==> run a <==
==> flow/design.v <==
`timescale 1ns / 1ps
module cordic_sin_cos#(
 parameter OUT_WIDTH = 16,
 parameter OUT_REGISTER_EN = 1,
 parameter K = 16'h4DBA
)(
 input                       clk,
 input                       rst_n,
 input  [19:0]               angle,
 output [OUT_WIDTH-1:0]      cos_o,
 output [OUT_WIDTH-1:0]      sin_o
    );
    localparam OUT_WIDTH_EXP = 4;
    localparam K_EXP = {K,{OUT_WIDTH_EXP{1'b0}}};
    localparam ITERATION_NUM = OUT_WIDTH;
    localparam [16*21-1:0] actan_table =  { 21'h20000,21'h12E40,21'h09FB4,21'h05111,
                                            21'h028B1,21'h0145D,21'h00A2F,21'h00518,
                                            21'h0028C,21'h00146,21'h000A3,21'h00051,
                                            21'h00029,21'h00014,21'h0000A,21'h00005};
    reg  signed [OUT_WIDTH+OUT_WIDTH_EXP:0]   real_x[0:ITERATION_NUM];
    reg  signed [OUT_WIDTH+OUT_WIDTH_EXP:0]   imag_y[0:ITERATION_NUM];
    reg  signed [20:0]                        angl_z[0:ITERATION_NUM];
    wire        [1:0]                         quadrant;
    reg  signed [OUT_WIDTH+OUT_WIDTH_EXP:0]   init_x;
    reg  signed [OUT_WIDTH+OUT_WIDTH_EXP:0]   init_y;
    reg  signed [20:0]                        init_z;
    assign quadrant = angle[19:18];
    always @(quadrant,angle) begin
        case (quadrant)
            2'b00:begin
                init_x = K_EXP;
                init_y = 0;
                init_z = {1'b0,angle};
            end
            2'b01:begin
                init_x = -K_EXP;
                init_y = 0;
                init_z = {3'b111,angle[17:0]};
            end
            2'b10: begin
                init_x = -K_EXP;
                init_y = 0;
                init_z = {3'b000,angle[17:0]};
            end
            2'b11:begin
                init_x = K_EXP;
                init_y = 0;
                init_z = {1'b1,angle};
            end
            default:begin
                init_x = 0;
                init_y = 0;
                init_z = 0;
            end
        endcase
    end
    always@(posedge clk or negedge rst_n)  
    begin
        if(rst_n == 1'b0)begin
            real_x[0] <= 'h0;
            imag_y[0] <= 'h0;
            angl_z[0] <= 'h0;
        end else begin
            real_x[0] <= init_x;
            imag_y[0] <= init_y;
            angl_z[0] <= init_z;
        end
    end
    genvar i;
    generate
        for (i = 1 ; i <= ITERATION_NUM; i= i + 1)
        begin: iter
                always@(posedge clk or negedge rst_n)  
                    begin
                        if(rst_n == 1'b0)begin
                            real_x[i] <= 'h0;
                            imag_y[i] <= 'h0;
                            angl_z[i] <= 'h0;
                        end else if(angl_z[i-1][20]==1'b1)begin  
                            real_x[i] <= real_x[i-1] + ( imag_y[i-1]>>>(i-1) );
                            imag_y[i] <= imag_y[i-1] - ( real_x[i-1]>>>(i-1) );
                            angl_z[i] <= angl_z[i-1] + $signed(actan_table[(21*(16-i+1)-1)-:21]);
                        end else begin
                            real_x[i] <= real_x[i-1] - ( imag_y[i-1]>>>(i-1) );
                            imag_y[i] <= imag_y[i-1] + ( real_x[i-1]>>>(i-1) );
                            angl_z[i] <= angl_z[i-1] - $signed(actan_table[(21*(16-i+1)-1)-:21]);
                        end
                    end
        end
    endgenerate
    wire [OUT_WIDTH:0]   real_x_cut;
    wire [OUT_WIDTH:0]   imag_y_cut;
    reg  [OUT_WIDTH-1:0] cos_over_pro;
    reg  [OUT_WIDTH-1:0] sin_over_pro;
    assign real_x_cut = real_x[ITERATION_NUM][OUT_WIDTH+OUT_WIDTH_EXP:OUT_WIDTH_EXP];
    assign imag_y_cut = imag_y[ITERATION_NUM][OUT_WIDTH+OUT_WIDTH_EXP:OUT_WIDTH_EXP];
    always@(*)begin
            case(real_x_cut[OUT_WIDTH:OUT_WIDTH-1])
                2'b00:cos_over_pro = real_x_cut[OUT_WIDTH-1:0];
                2'b01:cos_over_pro = {1'b0,{(OUT_WIDTH-1){1'b1}}};
                2'b10:cos_over_pro = {1'b1,{(OUT_WIDTH-2){1'b0}},1'b1};
                2'b11:cos_over_pro = real_x_cut[OUT_WIDTH-1:0];
                default:cos_over_pro = real_x_cut[OUT_WIDTH-1:0];
            endcase
    end
    always@(*)begin
            case(imag_y_cut[OUT_WIDTH:OUT_WIDTH-1])
                2'b00:sin_over_pro = imag_y_cut[OUT_WIDTH-1:0];
                2'b01:sin_over_pro = {1'b0,{(OUT_WIDTH-1){1'b1}}};
                2'b10:sin_over_pro = {1'b1,{(OUT_WIDTH-2){1'b0}},1'b1};
                2'b11:sin_over_pro = imag_y_cut[OUT_WIDTH-1:0];
                default:sin_over_pro = imag_y_cut[OUT_WIDTH-1:0];
            endcase
    end
    generate if (OUT_REGISTER_EN == 1'b1) begin:reg_out
        reg [OUT_WIDTH-1:0] cos_r;
        reg [OUT_WIDTH-1:0] sin_r;
        always@(posedge clk or negedge rst_n) begin
            if(rst_n == 1'b0)begin
                cos_r <= 'h0;
                sin_r <= 'h0;
            end else begin
                cos_r <= cos_over_pro;
                sin_r <= sin_over_pro;
            end
        end
        assign cos_o = cos_r;
        assign sin_o = sin_r;
    end else begin:no_reg_out
        assign cos_o = cos_over_pro;
        assign sin_o = sin_over_pro;
    end
    endgenerate
endmodule
`timescale 1ns / 1ps
module cordic_dds #(
 parameter OUT_WIDTH = 16,
 parameter OUT_REGISTER_EN = 1,
 parameter FREQ_WORD_INIITIAL = 32'h6D3A06,  
 parameter PHASE_WORD_INIITIAL = 0,
 parameter K = 16'h4DBA
)(
 input                      clk,
 input                      rst_n,
 input                      cfg_vld,
 input      [31:0]          cfg_freq_word,
 input      [31:0]          cfg_phase_word,
 output reg                 sig_vld_o,
 output     [OUT_WIDTH-1:0] sin_o,
 output     [OUT_WIDTH-1:0] cos_o
    );
 localparam PRO_DELAY = OUT_WIDTH + OUT_REGISTER_EN;
 reg [31:0] phase_accum;  
 reg [31:0] add_freq_wd;
 reg [4:0]  pro_cnt;
 always@(posedge clk or negedge rst_n)  
 begin
     if(rst_n == 1'b0)begin
         phase_accum <= PHASE_WORD_INIITIAL;
         add_freq_wd <= FREQ_WORD_INIITIAL;
     end else if(cfg_vld == 1'b1)begin 
         phase_accum <= cfg_phase_word;
         add_freq_wd <= cfg_freq_word;
     end else begin
         phase_accum <=  phase_accum + add_freq_wd;
     end
 end
 always@(posedge clk or negedge rst_n)  
 begin
     if(rst_n == 1'b0)begin
         pro_cnt <= 'h0;
         sig_vld_o <= 1'b0;
     end else if(pro_cnt == PRO_DELAY) begin
         pro_cnt <=  pro_cnt;
         sig_vld_o <= 1'b1;
     end else begin
         pro_cnt <=  pro_cnt + 1'b1;
         sig_vld_o <= 1'b0;
     end
 end
 cordic_sin_cos #(
 .OUT_WIDTH (OUT_WIDTH),
 .OUT_REGISTER_EN(OUT_REGISTER_EN),
 .K(K)
 )cordic_sin_cos_inst(
 .clk    (clk),
 .rst_n  (rst_n),
 .angle  (phase_accum[31:12]),
 .cos_o  (cos_o),
 .sin_o  (sin_o)
  );
endmodule
==> flow/run.sh <==
#!/bin/bash
# the make line also repeats each setting of config.mk as NAME=value (left out here)
make -C /OpenROAD-flow-scripts/flow DESIGN_CONFIG=/design/flow/config.mk WORK_HOME=/design/flow/orfs CLKGATE_MAP_FILE= finish
==> flow/config.mk <==
export PLATFORM = sky130hd
export DESIGN_NAME = cordic_dds
export DESIGN_NICKNAME = cordic_dds
export VERILOG_FILES = /design/flow/design.v
export SDC_FILE = /design/flow/constraint.sdc
export NUM_CORES = 4
export LEC_CHECK = 0
export ABC_AREA = 1
export CAP_MARGIN = 20
export CELL_PAD_IN_SITES_DETAIL_PLACEMENT = 2
export CORE_MARGIN = 2
export CORE_UTILIZATION = 54
export CTS_CLUSTER_SIZE = 18
export GPL_ROUTABILITY_DRIVEN = 0
export GPL_TIMING_DRIVEN = 0
export MIN_ROUTING_LAYER = met2
export PLACE_DENSITY = 0.74
export SETUP_SLACK_MARGIN = 0.1
export SLEW_MARGIN = 40
==> flow/constraint.sdc <==
create_clock -name core_clock -period 5.0 [get_ports {clk}]
set_input_delay 1.0000 -clock core_clock [delete_from_list [all_inputs] [get_ports {clk}]]
set_output_delay 1.0000 -clock core_clock [all_outputs]
set_load 0.01 [all_outputs]
==> inputs of run b, as changes to run a <==
==> flow/config.mk (replaced) <==
export PLATFORM = sky130hd
export DESIGN_NAME = cordic_dds
export DESIGN_NICKNAME = cordic_dds
export VERILOG_FILES = /design/flow/design.v
export SDC_FILE = /design/flow/constraint.sdc
export NUM_CORES = 4
export LEC_CHECK = 0
export CAP_MARGIN = 20
export CORE_MARGIN = 2
export CORE_UTILIZATION = 58
export SLEW_MARGIN = 20
==> flow/constraint.sdc (replaced) <==
create_clock -name core_clock -period 4.35 [get_ports {clk}]
set_input_delay 0.8700 -clock core_clock [delete_from_list [all_inputs] [get_ports {clk}]]
set_output_delay 0.8700 -clock core_clock [all_outputs]
set_load 0.01 [all_outputs]
==> inputs of run c, as changes to run a <==
==> flow/config.mk (replaced) <==
export PLATFORM = sky130hd
export DESIGN_NAME = cordic_dds
export DESIGN_NICKNAME = cordic_dds
export VERILOG_FILES = /design/flow/design.v
export SDC_FILE = /design/flow/constraint.sdc
export NUM_CORES = 4
export LEC_CHECK = 0
export CAP_MARGIN = 20
export CORE_MARGIN = 2
export CORE_UTILIZATION = 70
export SLEW_MARGIN = 20
==> flow/constraint.sdc (replaced) <==
create_clock -name core_clock -period 3.62 [get_ports {clk}]
set_input_delay 0.7240 -clock core_clock [delete_from_list [all_inputs] [get_ports {clk}]]
set_output_delay 0.7240 -clock core_clock [all_outputs]
set_load 0.01 [all_outputs]
==> comparison <==
- Sequential share of layout area: run b is higher than run c (0.82 points).
- Run b produced a clean layout. Run c produced a clean layout. Run a failed in detailed placement on DPL-0033.
- Against run b, the first-iteration DRC count of run c is larger by about 14%.
- Non-clock buffer count: run c is higher than run b (228).
- In synthesized cell count, run c and run b do not differ.
==> figures <==
|  | run a | run c | run b |
|---|---|---|---|
| Run status | did not finish | no timing/DRC/antenna violations | no timing/DRC/antenna violations |
| Failing step | detailed placement | - | - |
| Antenna violations before repair | - | 0 | 0 |
| Sequential standard cell area | - | 26090 um^2 | 26070 um^2 |
| Buffers inserted during post-CTS setup optimization | - | 0 | 0 |
| Cts hold-fix bufs | - | 0 | 0 |
| Multiplexer share | 0% | 1.981% | 1.981% |
| Maximum number of pins on one net before global-route repair | - | 102 | 83 |
| Cell count along the critical path | - | 15 | 15 |
| Non-clock buffer count in the final layout | - | 419 | 191 |
